### design/flow/run.sh
#!/bin/bash
# the make line also repeats each setting of config.mk as NAME=value (left out here)
make -C /OpenROAD-flow-scripts/flow DESIGN_CONFIG=/design/flow/config.mk WORK_HOME=/design/flow/orfs CLKGATE_MAP_FILE= finish
### design/flow/config.mk
export PLATFORM = sky130hd
export DESIGN_NAME = FAdd
export DESIGN_NICKNAME = FAdd
export VERILOG_FILES = /design/flow/design.v
export SDC_FILE = /design/flow/constraint.sdc
export NUM_CORES = 4
export LEC_CHECK = 0
export CAP_MARGIN = 20
export CORE_ASPECT_RATIO = 0.52
export CORE_MARGIN = 3
export CORE_UTILIZATION = 61
export CTS_CLUSTER_DIAMETER = 244
export GPL_ROUTABILITY_DRIVEN = 1
export MIN_ROUTING_LAYER = met1
export PLACE_DENSITY_LB_ADDON = 0.27
export SETUP_SLACK_MARGIN = 0.39
export SLEW_MARGIN = 20
export TNS_END_PERCENT = 55
### design/flow/constraint.sdc
create_clock -name core_clock -period 2.03 [get_ports {clk}]
set_input_delay 0.4060 -clock core_clock [delete_from_list [all_inputs] [get_ports {clk}]]
set_output_delay 0.4060 -clock core_clock [all_outputs]
set_load 0.01 [all_outputs]
### design/flow/design.v
module FAdd(
    input rst,
    input clk,
    input  [31:0]               a,
    input  [31:0]               b,
    output reg [31:0]           c,
    output reg [2:0]           state
);
    parameter NAN = 32'b01111111100000000000000000000001;  
    parameter ZERO = 32'b0;  
    wire a_s = a[31];
    wire b_s = b[31];
    wire [7:0] a_e = a[30:23];
    wire [7:0] b_e = b[30:23];
    wire [22:0] a_m = a[22:0];
    wire [22:0] b_m = b[22:0];
    wire a_e_max = a_e == 8'b11111111;
    wire b_e_max = b_e == 8'b11111111;
    wire a_e_min = a_e == 8'b0;
    wire b_e_min = b_e == 8'b0;
    wire a_m_min = a_m == 23'b0;
    wire b_m_min = b_m == 23'b0;
    wire a_inf = a_e_max & a_m_min;
    wire b_inf = b_e_max & b_m_min;
    wire a_nan = a_e_max & ~a_m_min;
    wire b_nan = b_e_max & ~b_m_min;
    wire a_zero = a_e_min & a_m_min;
    wire b_zero = b_e_min & b_m_min;
    wire a_denorm = a_e_min & ~a_m_min;
    wire b_denorm = b_e_min & ~b_m_min;
    wire inverse = (a_s ^ b_s) & (a_e == b_e) & (a_m == b_m);
    wire special_case = a_nan | b_nan | a_inf | b_inf | a_zero | b_zero | inverse;
    wire [31:0] special_output = (a_nan | b_nan) ? NAN :
    a_inf ? ((b_inf & (a_s ^ b_s)) ? NAN : a) :
    b_inf ? b :
    a_zero ? ((b_zero & (a_s ^ b_s) ? ZERO : b)) :
    b_zero ? a :
    inverse ? ZERO : 32'hffffffff;
    reg a_sign;
    reg b_sign;
    reg [26:0] a_add;
    reg [26:0] b_add;
    reg [7:0] a_exp;
    reg [7:0] b_exp;
    parameter READ = 3'd0,
    ALIGN = 3'd1,
    ADD = 3'd2,
    NORM = 3'd3,
    DENORM = 3'd4,
    ROUND = 3'd5,
    PACK = 3'd6,
    OUTPUT = 3'd7;
    reg c_sign;
    reg[27:0] c_add;
    reg[7:0] c_exp;
always @(posedge clk) begin
if (!rst) begin
    state <= READ;
end
else begin
case (state)
READ: begin
    a_sign <= a_s;
    b_sign <= b_s;
    a_add <= {~a_denorm, a_m, 3'b0};
    b_add <= {~b_denorm, b_m, 3'b0};
    a_exp <= a_denorm ? 8'b1 : a_e;
    b_exp <= b_denorm ? 8'b1 : b_e;
    c <= special_output;
    state <= special_case ? OUTPUT : ALIGN;
end
ALIGN: begin
    if (a_exp > b_exp) begin
        b_exp <= b_exp + 1;
        b_add <= b_add >> 1;
        b_add[0] <= b_add[0] | b_add[1];  
    end else if (a_exp < b_exp) begin
        a_exp <= a_exp + 1;
        a_add <= a_add >> 1;
        a_add[0] <= a_add[0] | a_add[1];
    end else begin
        state <= ADD;
    end
end
ADD: begin
    c_exp <= a_exp;
    if (a_sign == b_sign) begin
        c_add <= a_add + b_add;
        c_sign <= a_sign;
    end else if (a_add > b_add) begin
        c_add <= a_add - b_add;
        c_sign <= a_sign;
    end else begin
        c_add <= b_add - a_add;
        c_sign <= b_sign;
    end
    state <= NORM;
end
NORM: begin
    if (c_add[27]) begin  
        c_exp <= c_exp + 1;
        c_add <= c_add >> 1;
        c_add[0] <= c_add[0] | c_add[1];
    end else if (~c_add[26] & c_exp != 8'b0) begin  
        c_exp <= c_exp - 1;
        c_add <= c_add << 1;
    end else begin
        state <= DENORM;
    end
end
DENORM: begin
    if (c_exp == 8'b0) begin  
        c_exp <= c_exp + 1;
        c_add <= c_add >> 1;
        c_add[0] <= c_add[0] | c_add[1];
    end
    state <= ROUND;
end
ROUND: begin
    if (c_add[2] & (c_add[1] | c_add[0] | c_add[3])) begin
        c_add <= c_add + 4'b1000;
    end
    state <= PACK;
end
PACK: begin
    c[31] <= c_sign;
    c[22:0] <= c_add[25:3];
    if (c_exp == 8'b11111111) begin  
        c[30:0] <= {8'b11111111, 23'b0};
    end else if (c_add[27]) begin  
        c[30:23] <= c_exp + 1;
    end else if (~c_add[26]) begin  
        c[30:23] <= c_exp - 1;
    end else begin
        c[30:23] <= c_exp;
    end
    state <= OUTPUT;
end
OUTPUT: begin
end
endcase
end
end
endmodule
==> results of run 1 <==
-- metrics by stage --
stage / power (mW) / cells / cell area (sq um) / worst slack, ps / utilization, %
floorplan: 9.34 / 1542 / 13300 / -1180 / -
global placement: 13.6 / 2347 / 18300 / -1370 / 89.7
detailed placement: 14.4 / 2347 / 18300 / -1760 / 89.7
==> results.cfg, run 1 <==
; yosys + openroad results
[synthesis]
avgSynthCellArea_sq_um = 8.45
synthAoiAreaFrac_pct = 25.0
synth_area_sq_um = 13000
synth_seq_share_pct = 32.9
logic_family = AND-OR/OR-AND gates
synthAdderAreaFrac_pct = 9.67
ys.flops = 144
synthCells = 1542
post_synth_num_cell_types = 80
flop_cell = edfxtp_1
ys_cells = 1542
synth-edff-count = 141
async_flop_share_pct = 0
ys_top_cells_by_count = 170 x nand2_1, 141 x edfxtp_1, 131 x o21ai_0
synth-xor-area-share_pct = 6.18
fp_nets = 1707
area_leaders = edfxtp_1 32%, ha_1 9.2%, o21ai_0 5.0%, nand2_1 4.9%, xor2_1 3.8%
mux_area_share_pct = 1.81
synth_chip_area_sq_um = 13000
yosys.area.top_type = edfxtp_1
simple_gate_area_share_pct = 18.4
yosysTopAreaCellShare_pct = 32.5
ys.warnings.count = 1
synth_top_cell_by_count = nand2_1

[status]
tool.error = [ERROR DPL-0038] Utilization greater than 100%, impossible to legalize
failed_stage = 4_1_cts
run_status = stopped before the end

[place]
hpwlAfterDp_um = 48800
port_buffers = 100
routabilityCongestion = 1.19

[floorplan]
fp.dieH_um = 111
die-area_sq_um = 23300
io_pins = 101
rows = 37
die_w_um = 209
core_util_floorplan_pct = 64.0
core_area_sq_um = 20400
==> inputs of run 2 (changes only) <==
- CORE_ASPECT_RATIO: 0.52 -> default
- CORE_MARGIN: 3 -> 2
- CORE_UTILIZATION: 61 -> 69
- CTS_CLUSTER_DIAMETER: 244 -> 27
- CTS_CLUSTER_SIZE: default -> 32
- GPL_ROUTABILITY_DRIVEN: 1 -> default
- MIN_ROUTING_LAYER: met1 -> default
- PLACE_DENSITY_LB_ADDON: 0.27 -> default
- SETUP_SLACK_MARGIN: 0.39 -> 0.56
- TNS_END_PERCENT: 55 -> default
- clock period: 2.03 -> 3.29 ns (I/O delays scaled with it)
==> results.cfg, run 2 <==
; yosys + openroad results
[status]
run_status = stopped before the end
failed_stage = 5_1_grt
tool.error = [ERROR GRT-0232] Routing congestion too high. Check the congestion heatmap in the GUI.

[floorplan]
core_area_sq_um = 18600
die-area_sq_um = 20000
fp.dieH_um = 141
rows = 50
die_w_um = 141
core_util_floorplan_pct = 69.9
io_pins = 101

[synthesis]
area_leaders = edfxtp_1 32%, ha_1 9.2%, o21ai_0 5.0%, nand2_1 4.9%, xor2_1 3.8%
yosysTopAreaCellShare_pct = 32.5
synth_seq_share_pct = 32.9
ys_cells = 1542
simple_gate_area_share_pct = 18.4
ys.warnings.count = 1
synthCells = 1542
synth_area_sq_um = 13000
yosys.area.top_type = edfxtp_1
mux_area_share_pct = 1.81
ys.flops = 144
async_flop_share_pct = 0
logic_family = AND-OR/OR-AND gates
synth-edff-count = 141
post_synth_num_cell_types = 80
synth_top_cell_by_count = nand2_1
synthAdderAreaFrac_pct = 9.67
synth-xor-area-share_pct = 6.18
fp_nets = 1707
ys_top_cells_by_count = 170 x nand2_1, 141 x edfxtp_1, 131 x o21ai_0
synthAoiAreaFrac_pct = 25.0
avgSynthCellArea_sq_um = 8.45
synth_chip_area_sq_um = 13000
flop_cell = edfxtp_1

[clocking]
cts-root-buf = clkbuf_16
h-tree-depth = 4
max-clock-path-buffers = 2
postCtsHoldBufs = 0
cts_buffers = 17
cts_sinks = 144

[grt]
overflow = 79
grt_use_total_pct = 79.0

[place]
routabilityCongestion = 1.17
placed_cells = 2043
hpwlAfterDp_um = 36900
port_buffers = 100
[run 2: what timing repair did]
action                                  4_1_cts
endpoints found under the setup margin      134
gates cloned                                  5
resized                                     165
buffers inserted                             27
pin swaps                                    67
hold endpoints to repair                      0
[run 2: stage by stage]
step	total power, mW	hold WS (ps)	worst slack, ps	setup TNS (ps)	area, sq um
2_1_floorplan	5.74	545	80.9	0	13200
3_3_place_gp	7.48	560	-428	-10620	16100
3_5_place_dp	7.68	613	-482	-15550	16100
4_1_cts	10.4	633	-42.7	-96.7	17700
[run 2: metal layers]
layer  overflow  global-route usage, %
met1          1                   78.4
met2         40                   95.1
met3          1                   66.3
met4         36                   77.8
met5          1                   27.8
==> inputs of run 3 (changes only) <==
- ABC_AREA: default -> 1
- CELL_PAD_IN_SITES_GLOBAL_PLACEMENT: default -> 2
- CORE_ASPECT_RATIO: default -> 0.95
- CORE_MARGIN: 2 -> 6
- CORE_UTILIZATION: 69 -> 61
- CTS_CLUSTER_DIAMETER: 27 -> 328
- CTS_CLUSTER_SIZE: 32 -> 28
- GPL_TIMING_DRIVEN: default -> 1
- MAX_ROUTING_LAYER: default -> met4
- MIN_ROUTING_LAYER: default -> met1
- PLACE_DENSITY: default -> 0.46
- SETUP_SLACK_MARGIN: 0.56 -> default
- SLEW_MARGIN: 20 -> 10
- TNS_END_PERCENT: default -> 55
- clock period: 3.29 -> 5.6 ns (I/O delays scaled with it)
==> results.cfg, run 3 <==
; yosys + openroad results
[synthesis]
synthAoiAreaFrac_pct = 11.6
ys_top_cells_by_count = 926 x nand2_1, 423 x inv_1, 155 x nor2_1
mux_area_share_pct = 0
synth-edff-count = 141
ys_cells = 2514
flop_cell = edfxtp_1
synthCells = 2514
async_flop_share_pct = 0
synth-xor-area-share_pct = 3.69
synth_chip_area_sq_um = 15600
synth_seq_share_pct = 27.5
yosys.area.top_type = edfxtp_1
ys.warnings.count = 1
fp_nets = 2679
synthAdderAreaFrac_pct = 8.07
post_synth_num_cell_types = 49
synth_area_sq_um = 15600
synth_top_cell_by_count = nand2_1
logic_family = simple AND/OR/NAND/NOR gates
area_leaders = edfxtp_1 27%, nand2_1 22%, inv_1 10%, ha_1 7.7%, nand3_1 4.6%
ys.flops = 144
simple_gate_area_share_pct = 36.0
yosysTopAreaCellShare_pct = 27.1
avgSynthCellArea_sq_um = 6.21

[floorplan]
die-area_sq_um = 29600
die_w_um = 176
core_area_sq_um = 24900
fp.dieH_um = 168
core_util_floorplan_pct = 62.8
rows = 56

[status]
failed_stage = 3_1_place_gp_skip_io
run_status = stopped before the end
tool.error = [ERROR GPL-0301] Utilization 130.146 % exceeds 100%.
==> inputs of run 4 (changes only) <==
- CELL_PAD_IN_SITES_DETAIL_PLACEMENT: default -> 1
- CELL_PAD_IN_SITES_GLOBAL_PLACEMENT: 2 -> default
- CORE_ASPECT_RATIO: 0.95 -> 1.44
- CORE_MARGIN: 6 -> 2
- CORE_UTILIZATION: 61 -> 59
- CTS_CLUSTER_DIAMETER: 328 -> default
- CTS_CLUSTER_SIZE: 28 -> default
- GPL_ROUTABILITY_DRIVEN: default -> 0
- GPL_TIMING_DRIVEN: 1 -> default
- MAX_ROUTING_LAYER: met4 -> default
- MIN_ROUTING_LAYER: met1 -> default
- PLACE_DENSITY: 0.46 -> default
- SETUP_SLACK_MARGIN: default -> 0.48
- SLEW_MARGIN: 10 -> 20
- TNS_END_PERCENT: 55 -> 35
- clock period: 5.6 -> 8.26 ns (I/O delays scaled with it)
==> results.cfg, run 4 <==
; yosys + openroad results
[status]
failed_stage = 4_1_cts
run_status = stopped before the end
tool.error = [ERROR DPL-0033] detailed placement checks failed during check placement.

[synthesis]
ys.flops = 144
synth-xor-area-share_pct = 3.69
synth_seq_share_pct = 27.5
area_leaders = edfxtp_1 27%, nand2_1 22%, inv_1 10%, ha_1 7.7%, nand3_1 4.6%
logic_family = simple AND/OR/NAND/NOR gates
yosys.area.top_type = edfxtp_1
ys_cells = 2514
synth-edff-count = 141
yosysTopAreaCellShare_pct = 27.1
simple_gate_area_share_pct = 36.0
async_flop_share_pct = 0
ys.warnings.count = 1
post_synth_num_cell_types = 49
flop_cell = edfxtp_1
synth_area_sq_um = 15600
synth_top_cell_by_count = nand2_1
ys_top_cells_by_count = 926 x nand2_1, 423 x inv_1, 155 x nor2_1
fp_nets = 2679
synthAdderAreaFrac_pct = 8.07
synth_chip_area_sq_um = 15600
synthAoiAreaFrac_pct = 11.6
synthCells = 2514
mux_area_share_pct = 0
avgSynthCellArea_sq_um = 6.21

[floorplan]
fp.dieH_um = 199
die_w_um = 140
core_util_floorplan_pct = 59.8
core_area_sq_um = 26100
rows = 71
io_pins = 101
die-area_sq_um = 27800

[place]
hpwlAfterDp_um = 59900
placed_cells = 2875
place_ws_ps = 2950
port_buffers = 100
## run 4: through the flow
| step | hold WS, ps | area, sq um |
|---|---|---|
| detailed placement | 588 | 16800 |
| global placement | 557 | 16800 |
| floorplan | 494 | 15600 |
==> inputs of run 5 (changes only) <==
- ABC_AREA: 1 -> default
- CELL_PAD_IN_SITES_DETAIL_PLACEMENT: 1 -> default
- CORE_ASPECT_RATIO: 1.44 -> default
- CORE_UTILIZATION: 59 -> 40
- GPL_ROUTABILITY_DRIVEN: 0 -> default
- SETUP_SLACK_MARGIN: 0.48 -> 0.99
- TNS_END_PERCENT: 35 -> default
- clock period: 8.26 -> 5.36 ns (I/O delays scaled with it)
==> results.cfg, run 5 <==
; flow metrics
[clocking]
postCtsHoldBufs = 0
max-clock-path-buffers = 2
cts_buffers = 17
cts-root-buf = clkbuf_16
cts_sinks = 144
worst_skew_pair.late_latency_ps = 450
cts_tree = built
clk_pin_slew_ps = 70
cts_resized = 0
post-cts-setup-buffers = 0
h-tree-depth = 4

[grt]
grt_use_total_pct = 28.8
grt_max_degree = 77
grt_pass1_vias = 12000
antenna_found_initial = 0
grt_pass1_wl_um = 73400
overflow = 0

[pwr]
powerSeq_mw = 1.70
combPwrFrac_pct = 46.3
vdd.ir_drop.worst_mv = 0.218
top_power_group = combinational cells
p_int_mw = 3.18
switching_share_pct = 42.7
p_leak_nw = 5.86
pwr-share-clk_pct = 23.1
clockNetworkPower_mw = 1.28
p_sw_mw = 2.37
seqPwrFrac_pct = 30.6
powerComb_mw = 2.57
power_density_nw_per_um2 = 368

[critical_path]
cp.required_ps = 5550
critical_path_peak_fanout = 15
worst-setup-path-type = reg2reg
r2r_end = c_add[8]$_DFFE_PP_
crit_buf_inv = 1
start_kind = register
crit_start = b_add[20]$_DFFE_PP_
crit_arrival_ps = 4300
path_delay_family = AND-OR/OR-AND gates
slowest_delay_ps = 660
path_depth = 10
endpoint_kind = register
endpoint = c_add[8]$_DFFE_PP_
path_cells = ha_1 > nand4_1 > nor3_1 > o31ai_4 > a31oi_2 > buf_4 > mux2i_1 > o311ai_1 > a311oi_1 > o21ai_1
reg2reg_slack_ps = 1260
cpMaxStageDelayCell = a31oi_2
regToRegStartpoint = b_add[20]$_DFFE_PP_
reg2regPathDepth = 10

[synthesis]
simple_gate_area_share_pct = 18.4
synthAdderAreaFrac_pct = 9.67
synth_chip_area_sq_um = 13000
post_synth_num_cell_types = 80
logic_family = AND-OR/OR-AND gates
async_flop_share_pct = 0
flop_cell = edfxtp_1
synth-edff-count = 141
avgSynthCellArea_sq_um = 8.45
synthAoiAreaFrac_pct = 25.0
yosys.area.top_type = edfxtp_1
synth_area_sq_um = 13000
synth_top_cell_by_count = nand2_1
mux_area_share_pct = 1.81
ys_top_cells_by_count = 170 x nand2_1, 141 x edfxtp_1, 131 x o21ai_0
synthCells = 1542
fp_nets = 1707
yosysTopAreaCellShare_pct = 32.5
ys.flops = 144
ys_cells = 1542
ys.warnings.count = 1
area_leaders = edfxtp_1 32%, ha_1 9.2%, o21ai_0 5.0%, nand2_1 4.9%, xor2_1 3.8%
synth-xor-area-share_pct = 6.18
synth_seq_share_pct = 32.9

[detailed_routing]
dr.pass1.iters = 8
drc = 0
totalWireLength_um = 48800
wl_per_cell_um = 23.8
antenna-diode-count = 0
viasPerCell = 6.06
drt_iter0_markers = 1361
ant_nets = 0
vias = 12400

[final_timing]
timing_hold_violations_final = 0
setup_violations = 0
worst_pin_slew_ps = 1130
rsz0062_at_grt = true
fin_skew_ps = 9.20
fin_crit_ps = 4100
setup_tns_ps = 0
maxSlewViolCount = 0
max_freq_mhz = 244
slew_headroom_pct = 24.3
finalClockPeriodUsage_pct = 76.5

[worst_hold_path]
holdPathStages = 2
hold_class = reg2reg
hp-start = c_add[0]$_DFFE_PP_
hold_path_end = c_add[1]$_DFFE_PP_

[final_layout]
fillers = 3161
fin_cells = 2054
fin_nets = 1764
area_growth_pct = 15.8

[job]
warnings = 84
cap_violations = 0

[place]
placed_cells = 2022
port_buffers = 100
routabilityCongestion = 0.958
hpwlAfterDp_um = 37800

[floorplan]
core_area_sq_um = 32300
die_w_um = 185
fp.dieH_um = 185
core_util_floorplan_pct = 40.4
rows = 66
io_pins = 101
die-area_sq_um = 34100

[status]
run_status = no timing/DRC/antenna violations
run 5: layout make-up:
| type | count | area [sq um] | area share, % |
|---|---|---|---|
| multi-input cells | 1207 | 8040 | 53.3 |
| clock inverters | 14 | 181 | 1.20 |
| repair buffers | 130 | 1230 | 8.12 |
| well taps | 442 | 553 | 3.66 |
| inverters | 99 | 373 | 2.47 |
| flip-flops and latches | 144 | 4290 | 28.4 |
| clock buffers | 18 | 429 | 2.84 |
run 5: layer usage:
metal  up-vias  wire length [um]  GRT usage, %
li1       5825                 -             -
met1      6016             21800          39.4
met2       521             22800          47.0
met3        82              2730          3.00
met4         0              1530          10.3
met5         -                 0             0
run 5: through the flow:
| stage | util, % | cell area [sq um] | power [mW] | hold slack (ps) | setup WS, ps |
|---|---|---|---|---|---|
| after floorplan | - | 13000 | 3.45 | 545 | 1540 |
| after global placement | 44.9 | 14500 | 4.22 | 603 | 875 |
| after detailed placement | 44.9 | 14500 | 4.23 | 585 | 877 |
| after CTS | 46.7 | 15100 | 5.53 | 613 | 1150 |
| after global routing | 46.8 | 15100 | 5.88 | 657 | 986 |
| final | 46.8 | 15100 | 5.55 | 619 | 1260 |
==> inputs of run 6 (changes only) <==
- ABC_AREA: default -> 1
- CELL_PAD_IN_SITES_GLOBAL_PLACEMENT: default -> 2
- CORE_ASPECT_RATIO: default -> 0.84
- CORE_MARGIN: 2 -> 6
- CORE_UTILIZATION: 40 -> 61
- CTS_CLUSTER_DIAMETER: default -> 328
- CTS_CLUSTER_SIZE: default -> 28
- GPL_TIMING_DRIVEN: default -> 0
- MAX_ROUTING_LAYER: default -> met4
- PLACE_DENSITY: default -> 0.46
- SETUP_SLACK_MARGIN: 0.99 -> default
- SLEW_MARGIN: 20 -> 10
- clock period: 5.36 -> 3.07 ns (I/O delays scaled with it)
==> results.cfg, run 6 <==
; yosys + openroad results
[synthesis]
avgSynthCellArea_sq_um = 6.21
synth_top_cell_by_count = nand2_1
ys.flops = 144
yosysTopAreaCellShare_pct = 27.1
simple_gate_area_share_pct = 36.0
ys.warnings.count = 1
synthCells = 2514
async_flop_share_pct = 0
synth-edff-count = 141
synth_chip_area_sq_um = 15600
synth_seq_share_pct = 27.5
post_synth_num_cell_types = 49
synth-xor-area-share_pct = 3.69
synthAdderAreaFrac_pct = 8.07
flop_cell = edfxtp_1
area_leaders = edfxtp_1 27%, nand2_1 22%, inv_1 10%, ha_1 7.7%, nand3_1 4.6%
logic_family = simple AND/OR/NAND/NOR gates
synth_area_sq_um = 15600
yosys.area.top_type = edfxtp_1
mux_area_share_pct = 0
ys_top_cells_by_count = 926 x nand2_1, 423 x inv_1, 155 x nor2_1
fp_nets = 2679
ys_cells = 2514
synthAoiAreaFrac_pct = 11.6

[floorplan]
rows = 53
core_util_floorplan_pct = 62.3
die-area_sq_um = 29600
fp.dieH_um = 159
core_area_sq_um = 25100
die_w_um = 187

[status]
failed_stage = 3_1_place_gp_skip_io
run_status = stopped before the end
tool.error = [ERROR GPL-0301] Utilization 129.279 % exceeds 100%.
==> inputs of run 7 (changes only) <==
- ABC_AREA: 1 -> default
- CELL_PAD_IN_SITES_GLOBAL_PLACEMENT: 2 -> default
- CORE_ASPECT_RATIO: 0.84 -> default
- CORE_MARGIN: 6 -> 2
- CORE_UTILIZATION: 61 -> 72
- CTS_CLUSTER_DIAMETER: 328 -> 27
- CTS_CLUSTER_SIZE: 28 -> 24
- GPL_TIMING_DRIVEN: 0 -> default
- HOLD_SLACK_MARGIN: default -> -0.09
- MAX_ROUTING_LAYER: met4 -> default
- PLACE_DENSITY: 0.46 -> default
- PLACE_DENSITY_LB_ADDON: default -> 0.24
- SETUP_SLACK_MARGIN: default -> 0.92
- SLEW_MARGIN: 10 -> 20
- clock period: 3.07 -> 3.09 ns (I/O delays scaled with it)
==> results.cfg, run 7 <==
; yosys + openroad results
[synthesis]
ys.warnings.count = 1
synthAdderAreaFrac_pct = 9.67
yosysTopAreaCellShare_pct = 32.5
ys_top_cells_by_count = 170 x nand2_1, 141 x edfxtp_1, 131 x o21ai_0
simple_gate_area_share_pct = 18.4
async_flop_share_pct = 0
logic_family = AND-OR/OR-AND gates
synth-edff-count = 141
synth_seq_share_pct = 32.9
synth_top_cell_by_count = nand2_1
avgSynthCellArea_sq_um = 8.45
area_leaders = edfxtp_1 32%, ha_1 9.2%, o21ai_0 5.0%, nand2_1 4.9%, xor2_1 3.8%
ys_cells = 1542
yosys.area.top_type = edfxtp_1
mux_area_share_pct = 1.81
synthAoiAreaFrac_pct = 25.0
flop_cell = edfxtp_1
synth_chip_area_sq_um = 13000
synth-xor-area-share_pct = 6.18
post_synth_num_cell_types = 80
synth_area_sq_um = 13000
synthCells = 1542
fp_nets = 1707
ys.flops = 144

[floorplan]
core_util_floorplan_pct = 73.1
core_area_sq_um = 17800
die-area_sq_um = 19200
die_w_um = 139
rows = 49
io_pins = 101
fp.dieH_um = 139

[status]
run_status = stopped before the end
tool.error = [ERROR DPL-0038] Utilization greater than 100%, impossible to legalize
failed_stage = 4_1_cts

[place]
routabilityCongestion = 1.18
placed_cell_area_sq_um = 16700
placed_cells = 2087
hpwlAfterDp_um = 44000
port_buffers = 100
[run 7: through the flow]
stage	utilization [%]	setup WS [ps]
3_3_place_gp	93.4	-333
3_5_place_dp	93.4	-567
2_1_floorplan	-	-119
==> inputs of run 8 (changes only) <==
- CTS_CLUSTER_SIZE: 24 -> 15
- SETUP_SLACK_MARGIN: 0.92 -> default
- TNS_END_PERCENT: default -> 5
- clock period: 3.09 -> 3.39 ns (I/O delays scaled with it)
==> results.cfg, run 8 <==
; yosys + openroad results
[status]
run_status = stopped before the end
failed_stage = 5_1_grt
tool.error = [ERROR GRT-0232] Routing congestion too high. Check the congestion heatmap in the GUI.

[floorplan]
io_pins = 101
die_w_um = 139
die-area_sq_um = 19200
core_util_floorplan_pct = 73.1
fp.dieH_um = 139
rows = 49
core_area_sq_um = 17800

[clocking]
h-tree-depth = 4
cts-root-buf = clkbuf_16
cts_buffers = 17
postCtsHoldBufs = 0
max-clock-path-buffers = 2
cts_sinks = 144

[place]
placed_cells = 1960
routabilityCongestion = 1.13
placed_cell_area_sq_um = 15400
port_buffers = 100
hpwlAfterDp_um = 36500

[grt]
overflow = 166
grt_use_total_pct = 83.3

[synthesis]
ys.warnings.count = 1
synthAdderAreaFrac_pct = 9.67
ys_cells = 1542
synth_area_sq_um = 13000
synthAoiAreaFrac_pct = 25.0
yosys.area.top_type = edfxtp_1
synth-edff-count = 141
synth-xor-area-share_pct = 6.18
synth_chip_area_sq_um = 13000
mux_area_share_pct = 1.81
area_leaders = edfxtp_1 32%, ha_1 9.2%, o21ai_0 5.0%, nand2_1 4.9%, xor2_1 3.8%
post_synth_num_cell_types = 80
ys_top_cells_by_count = 170 x nand2_1, 141 x edfxtp_1, 131 x o21ai_0
synth_top_cell_by_count = nand2_1
fp_nets = 1707
avgSynthCellArea_sq_um = 8.45
async_flop_share_pct = 0
synth_seq_share_pct = 32.9
flop_cell = edfxtp_1
synthCells = 1542
ys.flops = 144
simple_gate_area_share_pct = 18.4
yosysTopAreaCellShare_pct = 32.5
logic_family = AND-OR/OR-AND gates
## run 8: repair_timing
item / 4_1_cts
pin swaps: 24
gates cloned: 0
setup buffers: 19
gates resized: 53
endpoints found under the setup margin: 18
## run 8: layer usage
layer  GRT usage [%]  GRT overflow
met2            97.2            82
met5            30.3             0
met4            86.4            78
met3            70.2             2
met1            83.1             4
## run 8: per-stage QoR
stage / TNS (ps) / worst slack, ps / util, % / power (mW)
after CTS: -274 / -70.5 / 92.1 / 9.37
after floorplan: -10400 / -159 / - / 5.45
after global placement: -2790 / -160 / 86.3 / 6.87
after detailed placement: -4800 / -220 / 86.3 / 7.07
==> inputs of run 9 (changes only) <==
- CORE_UTILIZATION: 72 -> 69
- CTS_CLUSTER_DIAMETER: 27 -> 28
- CTS_CLUSTER_SIZE: 15 -> 36
- HOLD_SLACK_MARGIN: -0.09 -> default
- PLACE_DENSITY_LB_ADDON: 0.24 -> default
- SETUP_SLACK_MARGIN: default -> 0.56
- TNS_END_PERCENT: 5 -> default
- clock period: 3.39 -> 3.87 ns (I/O delays scaled with it)
==> results.cfg, run 9 <==
; yosys + openroad results
[status]
run_status = stopped before the end
failed_stage = 5_1_grt
tool.error = [ERROR GRT-0232] Routing congestion too high. Check the congestion heatmap in the GUI.

[synthesis]
flop_cell = edfxtp_1
fp_nets = 1707
ys.flops = 144
synth-edff-count = 141
ys.warnings.count = 1
synth_chip_area_sq_um = 13000
synth-xor-area-share_pct = 6.18
synthAoiAreaFrac_pct = 25.0
synth_area_sq_um = 13000
post_synth_num_cell_types = 80
synthAdderAreaFrac_pct = 9.67
mux_area_share_pct = 1.81
simple_gate_area_share_pct = 18.4
synth_seq_share_pct = 32.9
ys_top_cells_by_count = 170 x nand2_1, 141 x edfxtp_1, 131 x o21ai_0
ys_cells = 1542
synthCells = 1542
synth_top_cell_by_count = nand2_1
area_leaders = edfxtp_1 32%, ha_1 9.2%, o21ai_0 5.0%, nand2_1 4.9%, xor2_1 3.8%
async_flop_share_pct = 0
yosys.area.top_type = edfxtp_1
avgSynthCellArea_sq_um = 8.45
logic_family = AND-OR/OR-AND gates
yosysTopAreaCellShare_pct = 32.5

[floorplan]
fp.dieH_um = 141
rows = 50
die-area_sq_um = 20000
core_util_floorplan_pct = 69.9
die_w_um = 141
core_area_sq_um = 18600
io_pins = 101

[clocking]
cts-root-buf = clkbuf_16
cts_sinks = 144
h-tree-depth = 4
max-clock-path-buffers = 2
postCtsHoldBufs = 0
cts_buffers = 17

[grt]
grt_use_total_pct = 81.2
overflow = 11

[place]
port_buffers = 100
routabilityCongestion = 1.05
hpwlAfterDp_um = 36500
-- run 9: per-layer routing --
layer  GRT overflow  GRT usage [%]
met1              0           81.4
met2              6           93.7
met3              0           70.3
met4              4           78.1
met5              1           51.1
-- run 9: per-stage QoR --
| step | worst slack, ps | hold slack (ps) | instances | util [%] | cell area [sq um] |
|---|---|---|---|---|---|
| 2_1_floorplan | 328 | 545 | 1542 | - | 13000 |
| 3_3_place_gp | 140 | 575 | 1892 | 79.7 | 14900 |
| 3_5_place_dp | 58.5 | 597 | 1892 | 79.7 | 14900 |
| 4_1_cts | 519 | 613 | 1958 | 87.0 | 16200 |
-- run 9: what timing repair did --
action / in CTS
setup buffers: 33
resized: 84
endpoints found under the setup margin: 56
pin swaps: 21
gates cloned: 1
==> inputs of run 10 (changes only) <==
- CORE_UTILIZATION: 69 -> 72
- CTS_CLUSTER_DIAMETER: 28 -> 31
- HOLD_SLACK_MARGIN: default -> -0.1
- SETUP_SLACK_MARGIN: 0.56 -> 1.13
- clock period: 3.87 -> 3.82 ns (I/O delays scaled with it)
==> results.cfg, run 10 <==
; yosys + openroad results
[synthesis]
ys_top_cells_by_count = 170 x nand2_1, 141 x edfxtp_1, 131 x o21ai_0
area_leaders = edfxtp_1 32%, ha_1 9.2%, o21ai_0 5.0%, nand2_1 4.9%, xor2_1 3.8%
ys_cells = 1542
ys.flops = 144
synth_chip_area_sq_um = 13000
synth-xor-area-share_pct = 6.18
synthCells = 1542
yosys.area.top_type = edfxtp_1
synthAoiAreaFrac_pct = 25.0
simple_gate_area_share_pct = 18.4
synth_top_cell_by_count = nand2_1
synth-edff-count = 141
ys.warnings.count = 1
logic_family = AND-OR/OR-AND gates
mux_area_share_pct = 1.81
yosysTopAreaCellShare_pct = 32.5
fp_nets = 1707
synthAdderAreaFrac_pct = 9.67
synth_area_sq_um = 13000
synth_seq_share_pct = 32.9
flop_cell = edfxtp_1
post_synth_num_cell_types = 80
avgSynthCellArea_sq_um = 8.45
async_flop_share_pct = 0

[floorplan]
core_util_floorplan_pct = 73.1
die_w_um = 139
io_pins = 101
rows = 49
core_area_sq_um = 17800
die-area_sq_um = 19200
fp.dieH_um = 139

[place]
port_buffers = 100
placed_cells = 1870
routabilityCongestion = 1.15
place_ws_ps = -20.4
placed_cell_area_sq_um = 14900
hpwlAfterDp_um = 35600

[clocking]
h-tree-depth = 4
postCtsHoldBufs = 0
cts_buffers = 17
cts-root-buf = clkbuf_16
max-clock-path-buffers = 2
cts_sinks = 144

[status]
tool.error = [ERROR DPL-0038] Utilization greater than 100%, impossible to legalize
failed_stage = 5_1_grt
run_status = stopped before the end
[run 10: per-stage QoR]
step / util [%] / TNS, ps
after floorplan: - / 0
after global placement: 83.5 / 0
after detailed placement: 83.5 / -30.1
after CTS: 95.6 / 0
[run 10: what timing repair did]
item | CTS
buffers inserted | 81
cloned | 7
endpoints found under the hold margin | 0
gates resized | 253
pin swaps | 95
endpoints found under the setup margin | 134
==> inputs of run 11 (changes only) <==
- ABC_AREA: default -> 1
- CORE_ASPECT_RATIO: default -> 1.42
- CORE_UTILIZATION: 72 -> 68
- CTS_CLUSTER_DIAMETER: 31 -> 355
- CTS_CLUSTER_SIZE: 36 -> 98
- HOLD_SLACK_MARGIN: -0.1 -> default
- PLACE_DENSITY: default -> 0.42
- SETUP_SLACK_MARGIN: 1.13 -> default
- clock period: 3.82 -> 3.35 ns (I/O delays scaled with it)
==> results.cfg, run 11 <==
; flow metrics
[status]
run_status = no timing/DRC/antenna violations

[final_layout]
fillers = 1772
comb_area_sq_um = 9330
fin_nets = 2780
ff_latch_area_sq_um = 4290
final_area_sq_um = 17800
area_growth_pct = 13.8
fin_cells = 2934

[grt]
antenna_found_initial = 0
grt_pass1_vias = 17900
grt_max_degree = 55
grt_pass1_wl_um = 95300
overflow = 0
grt_use_total_pct = 51.4

[critical_path]
r2r_end = c_add[27]$_DFFE_PP_
reg2regPathDepth = 15
cp.required_ps = 3520
reg2reg_slack_ps = 170
start_kind = register
path_cells = ha_2 > nand2_2 > nor2_4 > inv_2 > nor2_4 > nand2_2 > nand3_2 > nand2_2 > nand2_1 > nand2_1 > buf_4 > nand3_1 > nand3_1 > nand3_1 > nand2_1
cpMaxStageDelayCell = edfxtp_1
path_depth = 15
endpoint = c_add[27]$_DFFE_PP_
slowest_delay_ps = 600
crit_start = b_add[4]$_DFFE_PP_
crit_buf_inv = 2
critical_path_peak_fanout = 17
worst-setup-path-type = reg2reg
crit_arrival_ps = 3350
endpoint_kind = register
path_delay_family = simple AND/OR/NAND/NOR gates
regToRegStartpoint = b_add[4]$_DFFE_PP_

[clocking]
clk_pin_slew_ps = 70
postCtsHoldBufs = 0
worst_skew_pair.late_latency_ps = 440
h-tree-depth = 4
cts_tree = built
cts_buffers = 17
cts_sinks = 144
cts-root-buf = clkbuf_16
max-clock-path-buffers = 2

[place]
hpwlAfterDp_um = 48600
port_buffers = 100
routabilityCongestion = 1.12
placed_cells = 2902
placed_cell_area_sq_um = 17200

[detailed_routing]
drc = 0
totalWireLength_um = 62300
ant_nets = 0
viasPerCell = 6.22
wl_per_cell_um = 21.2
dr.pass1.iters = 9
antenna-diode-count = 0
vias = 18300
drt_iter0_markers = 2410

[final_timing]
setup_violations = 0
max_freq_mhz = 314
rsz0062_at_grt = false
maxSlewViolCount = 0
timing_hold_violations_final = 0
worst_pin_slew_ps = 1200
fin_skew_ps = 12.4
finalClockPeriodUsage_pct = 95.0
fin_crit_ps = 3180
slew_headroom_pct = 19.0
setup_tns_ps = 0
fin_hold_ws_ps = 595

[synthesis]
synth-xor-area-share_pct = 3.69
synth-edff-count = 141
post_synth_num_cell_types = 49
synth_seq_share_pct = 27.5
yosysTopAreaCellShare_pct = 27.1
ys.warnings.count = 1
flop_cell = edfxtp_1
synth_chip_area_sq_um = 15600
synth_top_cell_by_count = nand2_1
avgSynthCellArea_sq_um = 6.21
simple_gate_area_share_pct = 36.0
logic_family = simple AND/OR/NAND/NOR gates
synthAdderAreaFrac_pct = 8.07
async_flop_share_pct = 0
ys.flops = 144
synth_area_sq_um = 15600
synthAoiAreaFrac_pct = 11.6
fp_nets = 2679
area_leaders = edfxtp_1 27%, nand2_1 22%, inv_1 10%, ha_1 7.7%, nand3_1 4.6%
mux_area_share_pct = 0
yosys.area.top_type = edfxtp_1
ys_cells = 2514
synthCells = 2514
ys_top_cells_by_count = 926 x nand2_1, 423 x inv_1, 155 x nor2_1

[floorplan]
rows = 66
core_util_floorplan_pct = 68.8
fp.dieH_um = 185
core_area_sq_um = 22700
io_pins = 101
die_w_um = 131
die-area_sq_um = 24200

[job]
cap_violations = 0
warnings = 85

[pwr]
switching_share_pct = 55.1
vdd.ir_drop.worst_mv = 0.547
p_int_mw = 7.29
clockNetworkPower_mw = 2.05
combPwrFrac_pct = 66.0
seqPwrFrac_pct = 21.3
p_sw_mw = 8.93
p_leak_nw = 9.03
pwr-share-clk_pct = 12.6
top_power_group = combinational cells
powerSeq_mw = 3.46
powerComb_mw = 10.7
power_density_nw_per_um2 = 912

[worst_hold_path]
hold_class = reg2reg
hold_path_end = c[31]$_DFFE_PP_
holdPathStages = 2
hp-start = c_sign$_DFFE_PP_
==> run 11: stage by stage <==
stage / utilization [%] / power (mW) / setup slack (ps)
after floorplan: - / 10.0 / 50.2
after global placement: 75.6 / 13.3 / 313
after detailed placement: 75.6 / 13.5 / 190
after CTS: 78.3 / 15.6 / 313
after global routing: 78.3 / 17.1 / 18.1
final: 78.3 / 16.2 / 167
==> run 11: layout make-up <==
class / instances / area share, %
timing repair buffer: 160 / 8.44
clock inverter: 11 / 0.865
multi-input combinational: 1850 / 52.5
sequential: 144 / 24.1
inverter: 442 / 9.33
clock buffer: 21 / 2.59
tap: 306 / 2.15
==> run 11: layer usage <==
metal / global-route usage, % / up-vias / part of all wire [%]
met5: 0 / - / 0
met4: 54.9 / 0 / 13
met3: 12.3 / 545 / 12
met2: 85.0 / 1530 / 45
met1: 51.1 / 7988 / 30
li1: - / 8187 / -
==> run 11: repair_timing <==
item | in CTS | in global routing
setup buffers | 0 | 0
endpoints found under the setup margin | 0 | 2
gates resized | 0 | 1
endpoints found under the hold margin | 0 | 0
==> inputs of run 12 (changes only) <==
- CAP_MARGIN: 20 -> 40
- CELL_PAD_IN_SITES_DETAIL_PLACEMENT: default -> 0
- CORE_ASPECT_RATIO: 1.42 -> 0.67
- CORE_MARGIN: 2 -> 10
- CORE_UTILIZATION: 68 -> 40
- CTS_CLUSTER_DIAMETER: 355 -> 181
- CTS_CLUSTER_SIZE: 98 -> default
- GPL_ROUTABILITY_DRIVEN: default -> 1
- GPL_TIMING_DRIVEN: default -> 1
- HOLD_SLACK_MARGIN: default -> 0.04
- MAX_ROUTING_LAYER: default -> met4
- MIN_ROUTING_LAYER: default -> met1
- PLACE_DENSITY: 0.42 -> default
- PLACE_DENSITY_LB_ADDON: default -> 0.27
- SETUP_SLACK_MARGIN: default -> 0.67
- clock period: 3.35 -> 3.3 ns (I/O delays scaled with it)
==> results.cfg, run 12 <==
; flow metrics
[status]
run_status = no timing/DRC/antenna violations

[critical_path]
cp.required_ps = 3500
start_kind = register
critical_path_peak_fanout = 10
endpoint_kind = register
endpoint = c_add[21]$_DFFE_PP_
r2r_end = c_add[21]$_DFFE_PP_
cpMaxStageDelayCell = edfxtp_1
path_cells = ha_4 > buf_8 > a21oi_4 > nand2_2 > nand2_2 > nand2_4 > a21oi_4 > buf_6 > a21boi_4 > buf_12 > buf_12 > buf_6 > nand2_2 > nand2_1 > nand2_1 > nand2_2 > nand2_2 > nand2_1
reg2regPathDepth = 18
worst-setup-path-type = reg2reg
regToRegStartpoint = b_add[23]$_DFFE_PP_
crit_arrival_ps = 2950
crit_buf_inv = 5
path_depth = 18
crit_start = b_add[23]$_DFFE_PP_
path_common_cell = nand2_2
slowest_delay_ps = 460
path_delay_family = simple AND/OR/NAND/NOR gates
reg2reg_slack_ps = 550

[final_timing]
rsz0062_at_grt = true
maxSlewViolCount = 0
setup_tns_ps = 0
setup_violations = 0
worst_pin_slew_ps = 648
slew_headroom_pct = 56.4
fin_crit_ps = 2750
max_freq_mhz = 364
finalClockPeriodUsage_pct = 83.3
timing_hold_violations_final = 0
fin_skew_ps = 16.8
finalWorstSetupSlack_ps = 552

[detailed_routing]
drt_iter0_markers = 2569
viasPerCell = 5.51
ant_nets = 0
drc = 0
vias = 18200
totalWireLength_um = 72900
wl_per_cell_um = 22.1
dr.pass1.iters = 6

[synthesis]
flop_cell = edfxtp_1
synthCells = 2514
synthAdderAreaFrac_pct = 8.07
area_leaders = edfxtp_1 27%, nand2_1 22%, inv_1 10%, ha_1 7.7%, nand3_1 4.6%
fp_nets = 2679
post_synth_num_cell_types = 49
yosys.area.top_type = edfxtp_1
yosysTopAreaCellShare_pct = 27.1
synth_area_sq_um = 15600
synth_top_cell_by_count = nand2_1
synth_chip_area_sq_um = 15600
synth-edff-count = 141
synth_seq_share_pct = 27.5
mux_area_share_pct = 0
ys.flops = 144
synthAoiAreaFrac_pct = 11.6
async_flop_share_pct = 0
simple_gate_area_share_pct = 36.0
ys.warnings.count = 1
synth-xor-area-share_pct = 3.69
ys_top_cells_by_count = 926 x nand2_1, 423 x inv_1, 155 x nor2_1
ys_cells = 2514
avgSynthCellArea_sq_um = 6.21
logic_family = simple AND/OR/NAND/NOR gates

[clocking]
cts-root-buf = clkbuf_16
cts_tree = built
h-tree-depth = 4
cts_sinks = 144
max-clock-path-buffers = 2
clk_pin_slew_ps = 70
postCtsHoldBufs = 0
cts_buffers = 17
worst_skew_pair.late_latency_ps = 450

[final_layout]
finalCoreUtilization_pct = 52.7
area_growth_pct = 30.4
final_area_sq_um = 20400
fin_nets = 2928

[grt]
met2_usage_pct = 38.3
grt_use_total_pct = 30.0
grt_pass1_vias = 16200
overflow = 0
grtUsageMet1_pct = 45.0
antenna_found_initial = 4
grt.busiest_layer = met1
grt_use_met3_pct = 8.96
grt_max_degree = 81
grt_pass1_wl_um = 104000

[floorplan]
io_pins = 101
fp.dieH_um = 182
core_area_sq_um = 38700
die_w_um = 261
core_util_floorplan_pct = 40.4
rows = 59
die-area_sq_um = 47500

[pwr]
vdd.ir_drop.worst_mv = 0.427
powerSeq_mw = 3.41
p_sw_mw = 10.5
clockNetworkPower_mw = 2.00
power_density_nw_per_um2 = 961
switching_share_pct = 53.6
p_total_mw = 19.6
combPwrFrac_pct = 72.3
p_leak_nw = 9.97
top_power_group = combinational cells
pwr-share-clk_pct = 10.2
powerComb_mw = 14.2
seqPwrFrac_pct = 17.4
p_int_mw = 9.08

[job]
cap_violations = 0
warnings = 85

[place]
routabilityCongestion = 1.05
port_buffers = 100
place_ws_ps = 100
hpwlAfterDp_um = 58200
placed_cell_area_sq_um = 17900

[worst_hold_path]
hold_path_end = c[31]$_DFFE_PP_
hp-start = c_sign$_DFFE_PP_
holdPathStages = 2
hold_class = reg2reg
-- run 12: metal layers --
| layer | routed length [um] | up-vias | part of all wire, % |
|---|---|---|---|
| met5 | 0 | - | 0 |
| met4 | 1180 | 0 | 1.6 |
| met3 | 9760 | 80 | 13 |
| met2 | 28000 | 1096 | 38 |
| met1 | 34000 | 8492 | 47 |
| li1 | - | 8499 | - |
-- run 12: cell type report --
type / count / area [sq um]
clock inverter: 14 / 155
antenna: 3 / 7.51
inverter: 442 / 1680
timing repair buffer: 308 / 2900
fill: 3927 / 18300
sequential: 144 / 4300
clock buffer: 18 / 429
multi-input combinational: 1850 / 10300
tap: 518 / 648
-- run 12: through the flow --
step	std cells	hold WS, ps
floorplan	2514	494
global placement	3180	544
detailed placement	3181	528
CTS	3243	543
global route	3297	587
finish	3297	547
-- run 12: timing repair --
item                                    in CTS  in global routing
pin swaps                                    8                 56
setup buffers                               30                 46
gates resized                               87                222
cloned                                       0                  5
endpoints found under the setup margin      63                145
==> inputs of run 13 (changes only) <==
- CAP_MARGIN: 40 -> 20
- CELL_PAD_IN_SITES_DETAIL_PLACEMENT: 0 -> default
- CORE_ASPECT_RATIO: 0.67 -> default
- CORE_MARGIN: 10 -> 2
- CORE_UTILIZATION: 40 -> 72
- CTS_CLUSTER_DIAMETER: 181 -> default
- GPL_ROUTABILITY_DRIVEN: 1 -> default
- GPL_TIMING_DRIVEN: 1 -> default
- HOLD_SLACK_MARGIN: 0.04 -> default
- MAX_ROUTING_LAYER: met4 -> default
- MIN_ROUTING_LAYER: met1 -> default
- PLACE_DENSITY_LB_ADDON: 0.27 -> default
- SETUP_SLACK_MARGIN: 0.67 -> 0.12
- clock period: 3.3 -> 2.18 ns (I/O delays scaled with it)
==> results.cfg, run 13 <==
; yosys + openroad results
[synthesis]
synthAoiAreaFrac_pct = 11.6
logic_family = simple AND/OR/NAND/NOR gates
async_flop_share_pct = 0
ys.warnings.count = 1
yosys.area.top_type = edfxtp_1
ys_top_cells_by_count = 926 x nand2_1, 423 x inv_1, 155 x nor2_1
ys_cells = 2514
synth_top_cell_by_count = nand2_1
flop_cell = edfxtp_1
yosysTopAreaCellShare_pct = 27.1
synth_seq_share_pct = 27.5
fp_nets = 2679
simple_gate_area_share_pct = 36.0
ys.flops = 144
synth-edff-count = 141
area_leaders = edfxtp_1 27%, nand2_1 22%, inv_1 10%, ha_1 7.7%, nand3_1 4.6%
synthCells = 2514
mux_area_share_pct = 0
post_synth_num_cell_types = 49
synth-xor-area-share_pct = 3.69
synth_chip_area_sq_um = 15600
synth_area_sq_um = 15600
avgSynthCellArea_sq_um = 6.21
synthAdderAreaFrac_pct = 8.07

[floorplan]
die_w_um = 151
rows = 53
fp.dieH_um = 151
die-area_sq_um = 22900
core_area_sq_um = 21200
core_util_floorplan_pct = 73.9
io_pins = 101

[place]
port_buffers = 100
placed_cells = 3255
hpwlAfterDp_um = 60300
placed_cell_area_sq_um = 20200
routabilityCongestion = 1.16

[status]
failed_stage = 4_1_cts
tool.error = [ERROR DPL-0038] Utilization greater than 100%, impossible to legalize
run_status = stopped before the end
[run 13: per-stage QoR]
step / hold WS [ps] / worst slack (ps) / util (%) / TNS (ps) / total power, mW
after floorplan: 494 / -257 / - / -21670 / 15.7
after global placement: 531 / -486 / 95.3 / -24510 / 23.1
after detailed placement: 536 / -920 / 95.3 / -54770 / 24.8
==> inputs of run 14 (changes only) <==
- CELL_PAD_IN_SITES_DETAIL_PLACEMENT: default -> 2
- CORE_MARGIN: 2 -> 6
- CORE_UTILIZATION: 72 -> 23
- PLACE_DENSITY: default -> 0.79
- SETUP_SLACK_MARGIN: 0.12 -> -0.24
- SLEW_MARGIN: 20 -> 10
- clock period: 2.18 -> 3.73 ns (I/O delays scaled with it)
==> results.cfg, run 14 <==
; yosys + openroad results
[status]
run_status = stopped before the end
failed_stage = 5_1_grt
tool.error = [ERROR GRT-0116] Global routing finished with congestion. Check the congestion regions in the DRC Viewer.

[floorplan]
die_w_um = 273
fp.dieH_um = 273
core_util_floorplan_pct = 23.3
io_pins = 101
core_area_sq_um = 67200
die-area_sq_um = 74300
rows = 95

[synthesis]
logic_family = simple AND/OR/NAND/NOR gates
ys_cells = 2514
fp_nets = 2679
yosysTopAreaCellShare_pct = 27.1
yosys.area.top_type = edfxtp_1
avgSynthCellArea_sq_um = 6.21
ys.flops = 144
synth_top_cell_by_count = nand2_1
async_flop_share_pct = 0
flop_cell = edfxtp_1
ys_top_cells_by_count = 926 x nand2_1, 423 x inv_1, 155 x nor2_1
synth_chip_area_sq_um = 15600
area_leaders = edfxtp_1 27%, nand2_1 22%, inv_1 10%, ha_1 7.7%, nand3_1 4.6%
mux_area_share_pct = 0
synthCells = 2514
ys.warnings.count = 1
synth_seq_share_pct = 27.5
synthAoiAreaFrac_pct = 11.6
synth-xor-area-share_pct = 3.69
synth_area_sq_um = 15600
synth-edff-count = 141
post_synth_num_cell_types = 49
simple_gate_area_share_pct = 36.0
synthAdderAreaFrac_pct = 8.07

[clocking]
postCtsHoldBufs = 0
cts_sinks = 144
cts-root-buf = clkbuf_16
cts_buffers = 17
max-clock-path-buffers = 2
post-cts-setup-buffers = 0
h-tree-depth = 4

[grt]
grt_use_total_pct = 50.6
overflow = 2

[place]
routabilityCongestion = 1.03
port_buffers = 100
hpwlAfterDp_um = 110000
placed_cells = 3462
-- run 14: repair_timing --
action	in CTS
pin swaps	1
endpoints found under the setup margin	6
gates resized	5
-- run 14: routing by layer --
| metal | GRT usage, % | overflow |
|---|---|---|
| met1 | 48.9 | 0 |
| met2 | 63.8 | 1 |
| met3 | 40.3 | 1 |
| met4 | 47.6 | 0 |
| met5 | 29.6 | 0 |
-- run 14: through the flow --
| stage | TNS [ps] | setup slack (ps) | instance area, sq um |
|---|---|---|---|
| 2_1_floorplan | -5710 | -238 | 15600 |
| 3_3_place_gp | 0 | 107 | 17800 |
| 3_5_place_dp | -11010 | -541 | 17800 |
| 4_1_cts | -1610 | -237 | 18500 |
==> inputs of run 15 (changes only) <==
- CORE_MARGIN: 6 -> 2
- CORE_UTILIZATION: 23 -> 40
- CTS_CLUSTER_DIAMETER: default -> 190
- GPL_TIMING_DRIVEN: default -> 0
- HOLD_SLACK_MARGIN: default -> 0.3
- PLACE_DENSITY: 0.79 -> default
- SETUP_SLACK_MARGIN: -0.24 -> default
- SLEW_MARGIN: 10 -> 20
- TNS_END_PERCENT: default -> 65
- clock period: 3.73 -> 10.0 ns (I/O delays scaled with it)
==> results.cfg, run 15 <==
; flow metrics
[pwr]
switching_share_pct = 63.3
p_total_mw = 6.45
seqPwrFrac_pct = 19.2
pwr-share-clk_pct = 11.1
p_leak_nw = 9.03
top_power_group = combinational cells
power_density_nw_per_um2 = 358
powerComb_mw = 4.50
p_sw_mw = 4.08
p_int_mw = 2.37
powerSeq_mw = 1.24
combPwrFrac_pct = 69.7
clockNetworkPower_mw = 0.719
vdd.ir_drop.worst_mv = 0.118

[grt]
grt_pass1_vias = 22600
antenna_found_initial = 16
grt_max_degree = 21
overflow = 0
grt_pass1_wl_um = 155000
grt_use_total_pct = 52.6

[synthesis]
ys.flops = 144
async_flop_share_pct = 0
synth_chip_area_sq_um = 15600
synthCells = 2514
synth-xor-area-share_pct = 3.69
synth_top_cell_by_count = nand2_1
yosysTopAreaCellShare_pct = 27.1
ys_top_cells_by_count = 926 x nand2_1, 423 x inv_1, 155 x nor2_1
synth-edff-count = 141
flop_cell = edfxtp_1
avgSynthCellArea_sq_um = 6.21
mux_area_share_pct = 0
logic_family = simple AND/OR/NAND/NOR gates
ys_cells = 2514
synth_area_sq_um = 15600
fp_nets = 2679
area_leaders = edfxtp_1 27%, nand2_1 22%, inv_1 10%, ha_1 7.7%, nand3_1 4.6%
yosys.area.top_type = edfxtp_1
post_synth_num_cell_types = 49
synth_seq_share_pct = 27.5
synthAoiAreaFrac_pct = 11.6
ys.warnings.count = 1
simple_gate_area_share_pct = 36.0
synthAdderAreaFrac_pct = 8.07

[detailed_routing]
wl_met1_um = 37300
routed.top_layer = met5
wl_per_cell_um = 33.6
vias = 20700
wl_met3_um = 11500
dr.pass1.iters = 6
ant_nets = 0
wl_met2_um = 47400
viasPerCell = 6.50
drc = 0
drt_iter0_markers = 2351
totalWireLength_um = 107000

[floorplan]
core_util_floorplan_pct = 40.5
fp.dieH_um = 202
core_area_sq_um = 38600
die-area_sq_um = 40700
io_pins = 101
die_w_um = 202
rows = 72

[clocking]
worst_skew_pair.late_latency_ps = 520
cts_tree = built
cts-root-buf = clkbuf_16
clk_pin_slew_ps = 80
postCtsHoldBufs = 0
post-cts-setup-buffers = 0
cts_resized = 0
cts_sinks = 144
cts_buffers = 17
max-clock-path-buffers = 2
h-tree-depth = 4

[critical_path]
cp.required_ps = 10200
path_delay_family = simple AND/OR/NAND/NOR gates
endpoint = c[15]$_DFFE_PP_
path_depth = 12
worst-setup-path-type = in2reg
crit_arrival_ps = 5240
path_cells = clkdlybuf4s50_1 > inv_1 > nand4_1 > nor2_1 > nand3_1 > nor2_2 > clkbuf_1 > a21oi_1 > nand2_1 > nand3_1 > nand2_1 > o21ai_1
start_kind = input pin
endpoint_kind = register
cpMaxStageDelayCell = clkdlybuf4s50_1
reg2reg_slack_ps = 5650
critical_path_peak_fanout = 10
crit_buf_inv = 3
slowest_delay_ps = 490
reg2regPathDepth = 13
crit_start = b[5]
r2r_end = c_add[1]$_DFFE_PP_
regToRegStartpoint = a_add[16]$_DFFE_PP_

[place]
placed_cell_area_sq_um = 17400
routabilityCongestion = 1.01
hpwlAfterDp_um = 75100
port_buffers = 100

[final_timing]
setup_violations = 0
maxSlewViolCount = 0
rsz0062_at_grt = false
worst_pin_slew_ps = 1040
timing_hold_violations_final = 0
finalClockPeriodUsage_pct = 50.4
fin_skew_ps = 39.1
setup_tns_ps = 0
slew_headroom_pct = 30.3
max_freq_mhz = 198
fin_crit_ps = 5040

[worst_hold_path]
holdPathStages = 2
hold_path_end = c[31]$_DFFE_PP_
hold_class = reg2reg
hp-start = c_sign$_DFFE_PP_

[job]
warnings = 83
cap_violations = 0

[final_layout]
fillers = 4744
finalCoreUtilization_pct = 46.8
comb_area_sq_um = 9320
ff_latch_area_sq_um = 4290
final_area_sq_um = 18000
area_growth_pct = 15.4
fin_nets = 2810

[status]
run_status = no timing/DRC/antenna violations
-- run 15: layout make-up --
cell class | instances | area share (%)
clock buffer | 18 | 2.38
inverter | 442 | 9.20
clock inverter | 14 | 0.736
antenna | 7 | 0.0971
tap | 518 | 3.59
multi-input combinational | 1850 | 51.7
timing repair buffer | 112 | 6.29
sequential | 144 | 23.8
buffer | 78 | 2.21
-- run 15: layer usage --
| layer | up-vias | track usage [%] |
|---|---|---|
| li1 | 8261 | - |
| met1 | 10200 | 57.6 |
| met2 | 1568 | 82.2 |
| met3 | 648 | 17.8 |
| met4 | 16 | 44.5 |
| met5 | - | 0.714 |
-- run 15: through the flow --
step | worst slack, ps | hold WS [ps] | instances
detailed placement | 4740 | 570 | 3144
CTS | 5150 | 654 | 3176
global placement | 2850 | 564 | 3132
global route | 4990 | 663 | 3176
finish | 4960 | 664 | 3183
floorplan | 5010 | 494 | 2514
==> inputs of run 16 (changes only) <==
- ABC_AREA: 1 -> default
- CELL_PAD_IN_SITES_DETAIL_PLACEMENT: 2 -> default
- CORE_UTILIZATION: 40 -> 69
- CTS_CLUSTER_DIAMETER: 190 -> 28
- CTS_CLUSTER_SIZE: default -> 36
- GPL_TIMING_DRIVEN: 0 -> default
- HOLD_SLACK_MARGIN: 0.3 -> default
- SETUP_SLACK_MARGIN: default -> 0.56
- TNS_END_PERCENT: 65 -> default
- clock period: 10.0 -> 4.08 ns (I/O delays scaled with it)
==> results.cfg, run 16 <==
; flow metrics
[status]
run_status = no timing/DRC/antenna violations

[synthesis]
simple_gate_area_share_pct = 18.4
synthAoiAreaFrac_pct = 25.0
fp_nets = 1707
ys_cells = 1542
flop_cell = edfxtp_1
logic_family = AND-OR/OR-AND gates
synth-edff-count = 141
synth-xor-area-share_pct = 6.18
synth_seq_share_pct = 32.9
ys_top_cells_by_count = 170 x nand2_1, 141 x edfxtp_1, 131 x o21ai_0
yosys.area.top_type = edfxtp_1
post_synth_num_cell_types = 80
ys.warnings.count = 1
synthAdderAreaFrac_pct = 9.67
yosysTopAreaCellShare_pct = 32.5
synthCells = 1542
synth_area_sq_um = 13000
area_leaders = edfxtp_1 32%, ha_1 9.2%, o21ai_0 5.0%, nand2_1 4.9%, xor2_1 3.8%
async_flop_share_pct = 0
mux_area_share_pct = 1.81
ys.flops = 144
avgSynthCellArea_sq_um = 8.45
synth_chip_area_sq_um = 13000
synth_top_cell_by_count = nand2_1

[pwr]
p_int_mw = 4.60
switching_share_pct = 44.0
pwr-share-clk_pct = 20.5
p_sw_mw = 3.62
power_density_nw_per_um2 = 509
vdd.ir_drop.worst_mv = 0.346
top_power_group = combinational cells
clockNetworkPower_mw = 1.69
powerComb_mw = 4.28
p_total_mw = 8.22
seqPwrFrac_pct = 27.4
combPwrFrac_pct = 52.1
powerSeq_mw = 2.25
p_leak_nw = 6.40

[critical_path]
crit_arrival_ps = 4070
worst-setup-path-type = reg2reg
cpMaxStageDelayCell = edfxtp_1
regToRegStartpoint = a_add[3]$_DFFE_PP_
crit_start = a_add[3]$_DFFE_PP_
start_kind = register
cp.required_ps = 4250
slowest_delay_ps = 580
crit_buf_inv = 4
path_cells = inv_1 > ha_4 > nand3_2 > or4_4 > or4_4 > clkinv_2 > a31o_4 > buf_6 > buf_4 > mux2i_4 > mux2i_1 > xnor2_1 > o21ai_1
r2r_end = c_add[23]$_DFFE_PP_
critical_path_peak_fanout = 8
path_depth = 13
path_delay_family = simple AND/OR/NAND/NOR gates
path_common_cell = or4_4
reg2reg_slack_ps = 180
reg2regPathDepth = 13
endpoint = c_add[23]$_DFFE_PP_
endpoint_kind = register

[floorplan]
die-area_sq_um = 20000
core_util_floorplan_pct = 69.9
rows = 50
fp.dieH_um = 141
die_w_um = 141
core_area_sq_um = 18600
io_pins = 101

[detailed_routing]
totalWireLength_um = 54700
drc = 0
dr.pass1.iters = 14
drt_iter0_markers = 3114
ant_nets = 0
wl_per_cell_um = 28.1
vias = 15000
viasPerCell = 7.68

[final_timing]
finalClockPeriodUsage_pct = 95.7
finalWorstSetupSlack_ps = 177
timing_hold_violations_final = 0
fin_crit_ps = 3900
fin_hold_ws_ps = 647
max_freq_mhz = 256
fin_skew_ps = 18.1
setup_violations = 0
maxSlewViolCount = 0
slew_headroom_pct = 13.3
worst_pin_slew_ps = 1300
setup_tns_ps = 0
rsz0062_at_grt = true

[clocking]
max-clock-path-buffers = 2
postCtsHoldBufs = 0
clk_pin_slew_ps = 70
worst_skew_pair.late_latency_ps = 450
cts_sinks = 144
cts-root-buf = clkbuf_16
cts_buffers = 17
h-tree-depth = 4
cts_tree = built

[grt]
antenna_found_initial = 1
grt_pass1_wl_um = 74300
grt_max_degree = 75
grt_pass1_vias = 13400
grt_use_total_pct = 48.4
overflow = 0

[place]
place_ws_ps = 190
placed_cell_area_sq_um = 14700
hpwlAfterDp_um = 35500
routabilityCongestion = 1.12
port_buffers = 100
placed_cells = 1876

[final_layout]
area_growth_pct = 23.9
fin_cells = 1948
final_area_sq_um = 16200
finalCoreUtilization_pct = 86.7
fin_nets = 1865
fillers = 982

[worst_hold_path]
hp-start = c_sign$_DFFE_PP_
hold_path_end = c[31]$_DFFE_PP_
hold_class = reg2reg
holdPathStages = 2

[job]
warnings = 87
cap_violations = 0
-- run 16: cell type report --
| cell class | count | area [sq um] | area share (%) |
|---|---|---|---|
| timing repair buffer | 231 | 2010 | 12.5 |
| antenna | 1 | 2.50 | 0.0155 |
| tap | 234 | 293 | 1.81 |
| clock inverter | 12 | 159 | 0.984 |
| sequential | 144 | 4290 | 26.6 |
| clock buffer | 20 | 447 | 2.77 |
| multi-input combinational | 1207 | 8570 | 53.1 |
| inverter | 99 | 373 | 2.31 |
-- run 16: routing by layer --
layer | vias up | GRT usage (%) | wire (um)
met3 | 581 | 13.7 | 8760
met2 | 1682 | 75.6 | 22500
li1 | 6047 | - | -
met5 | - | 0 | 0
met1 | 6654 | 60.4 | 17600
met4 | 0 | 27.8 | 5840
-- run 16: timing repair --
| item | in CTS | in global routing |
|---|---|---|
| pin swaps | 3 | 20 |
| cloned | 0 | 1 |
| gates resized | 33 | 74 |
| endpoints found under the setup margin | 33 | 58 |
| setup buffers | 8 | 30 |
| endpoints found under the hold margin | 0 | 0 |
==> inputs of run 17 (changes only) <==
- CORE_ASPECT_RATIO: default -> 1.03
- CORE_UTILIZATION: 69 -> 68
- CTS_CLUSTER_DIAMETER: 28 -> 29
- CTS_CLUSTER_SIZE: 36 -> default
- GPL_ROUTABILITY_DRIVEN: default -> 1
- HOLD_SLACK_MARGIN: default -> -0.07
- MIN_ROUTING_LAYER: default -> met1
- SETUP_SLACK_MARGIN: 0.56 -> 0.19
- TNS_END_PERCENT: default -> 5
- clock period: 4.08 -> 3.67 ns (I/O delays scaled with it)
==> results.cfg, run 17 <==
; flow metrics
[pwr]
p_sw_mw = 4.10
seqPwrFrac_pct = 27.1
combPwrFrac_pct = 52.9
powerSeq_mw = 2.49
switching_share_pct = 44.6
powerComb_mw = 4.86
vdd.ir_drop.worst_mv = 0.378
p_int_mw = 5.09
clockNetworkPower_mw = 1.84
p_leak_nw = 6.65
pwr-share-clk_pct = 20.0
top_power_group = combinational cells
power_density_nw_per_um2 = 558

[clocking]
cts_sinks = 144
cts_tree = built
worst_skew_pair.late_latency_ps = 450
cts-root-buf = clkbuf_16
cts_buffers = 17
postCtsHoldBufs = 0
clk_pin_slew_ps = 80
h-tree-depth = 4
max-clock-path-buffers = 2

[place]
placed_cell_area_sq_um = 15200
place_ws_ps = -72.6
hpwlAfterDp_um = 36400
placed_cells = 1937
routabilityCongestion = 1.24
port_buffers = 100

[synthesis]
flop_cell = edfxtp_1
synthCells = 1542
fp_nets = 1707
synthAdderAreaFrac_pct = 9.67
ys.warnings.count = 1
avgSynthCellArea_sq_um = 8.45
synth_area_sq_um = 13000
yosysTopAreaCellShare_pct = 32.5
synth_seq_share_pct = 32.9
yosys.area.top_type = edfxtp_1
ys_top_cells_by_count = 170 x nand2_1, 141 x edfxtp_1, 131 x o21ai_0
ys_cells = 1542
post_synth_num_cell_types = 80
synthAoiAreaFrac_pct = 25.0
synth-xor-area-share_pct = 6.18
simple_gate_area_share_pct = 18.4
synth-edff-count = 141
area_leaders = edfxtp_1 32%, ha_1 9.2%, o21ai_0 5.0%, nand2_1 4.9%, xor2_1 3.8%
ys.flops = 144
synth_chip_area_sq_um = 13000
synth_top_cell_by_count = nand2_1
async_flop_share_pct = 0
mux_area_share_pct = 1.81
logic_family = AND-OR/OR-AND gates

[final_timing]
fin_hold_ws_ps = 612
maxSlewViolCount = 0
rsz0062_at_grt = true
fin_skew_ps = 16.0
timing_hold_violations_final = 0
worst_pin_slew_ps = 1350
finalClockPeriodUsage_pct = 124
setup_violations = 15
slew_headroom_pct = 9.18
fin_crit_ps = 4540
finalWorstSetupSlack_ps = -870
max_freq_mhz = 220

[detailed_routing]
totalWireLength_um = 54600
viasPerCell = 7.45
dr.pass1.iters = 11
wl_per_cell_um = 27.3
vias = 14900
drt_iter0_markers = 3009
drc = 0
ant_nets = 0

[floorplan]
core_util_floorplan_pct = 69.3
rows = 51
die-area_sq_um = 20300
io_pins = 101
die_w_um = 140
core_area_sq_um = 18800
fp.dieH_um = 145

[critical_path]
endpoint_kind = register
slowest_delay_ps = 870
reg2reg_slack_ps = -870
path_delay_family = AND-OR/OR-AND gates
critical_path_peak_fanout = 11
cp.required_ps = 3860
crit_arrival_ps = 4730
regToRegStartpoint = a_add[4]$_DFFE_PP_
path_common_cell = buf_12
crit_start = a_add[4]$_DFFE_PP_
cpMaxStageDelayCell = mux2i_1
reg2regPathDepth = 15
start_kind = register
endpoint = c_add[4]$_DFFE_PP_
crit_buf_inv = 5
path_cells = inv_1 > ha_4 > buf_4 > and3_1 > o21a_2 > o31a_1 > o31ai_4 > buf_6 > a31o_4 > buf_12 > buf_12 > mux2i_1 > a41oi_2 > xnor2_1 > o21ai_1
path_depth = 15
worst-setup-path-type = reg2reg
r2r_end = c_add[4]$_DFFE_PP_

[grt]
grt_use_total_pct = 48.0
grt_pass1_vias = 13400
grt_pass1_wl_um = 74600
antenna_found_initial = 1
overflow = 0
grt_max_degree = 65

[status]
so_faults = setup timing
run_status = complete, but fails checks

[final_layout]
finalCoreUtilization_pct = 87.5
fin_nets = 1912
area_growth_pct = 26.4
fin_cells = 1999
final_area_sq_um = 16500

[worst_hold_path]
hp-start = c_sign$_DFFE_PP_
hold_path_end = c[31]$_DFFE_PP_
holdPathStages = 2
hold_class = reg2reg

[job]
warnings = 88
cap_violations = 0
run 17: repair_timing:
action                     CTS  global route
gates cloned                 0             0
pin swaps                    1            21
setup endpoints to repair   19            32
resized                     18            73
buffers inserted             2            27
run 17: metrics by stage:
stage / TNS [ps] / total power [mW]
after global routing: -4670 / 9.43
final: -4570 / 9.19
after detailed placement: -755 / 6.45
after CTS: 0 / 8.33
after floorplan: 0 / 5.04
after global placement: 0 / 6.33
run 17: final cells by class:
cell class | count | area [sq um]
antenna | 1 | 2.50
clock buffer | 17 | 425
clock inverter | 15 | 174
fill | 948 | 2350
inverter | 99 | 374
multi-input combinational | 1207 | 8500
sequential | 144 | 4290
tap | 238 | 298
timing repair buffer | 278 | 2410
run 17: routing by layer:
metal	part of all wire, %	vias to the layer above	GRT usage [%]
met4	11	0	32.0
li1	-	6130	-
met3	17	557	12.0
met1	31	6614	59.3
met5	0	-	0
met2	42	1596	75.1
No activity file was given, so power comes from the tool's default toggle rates.
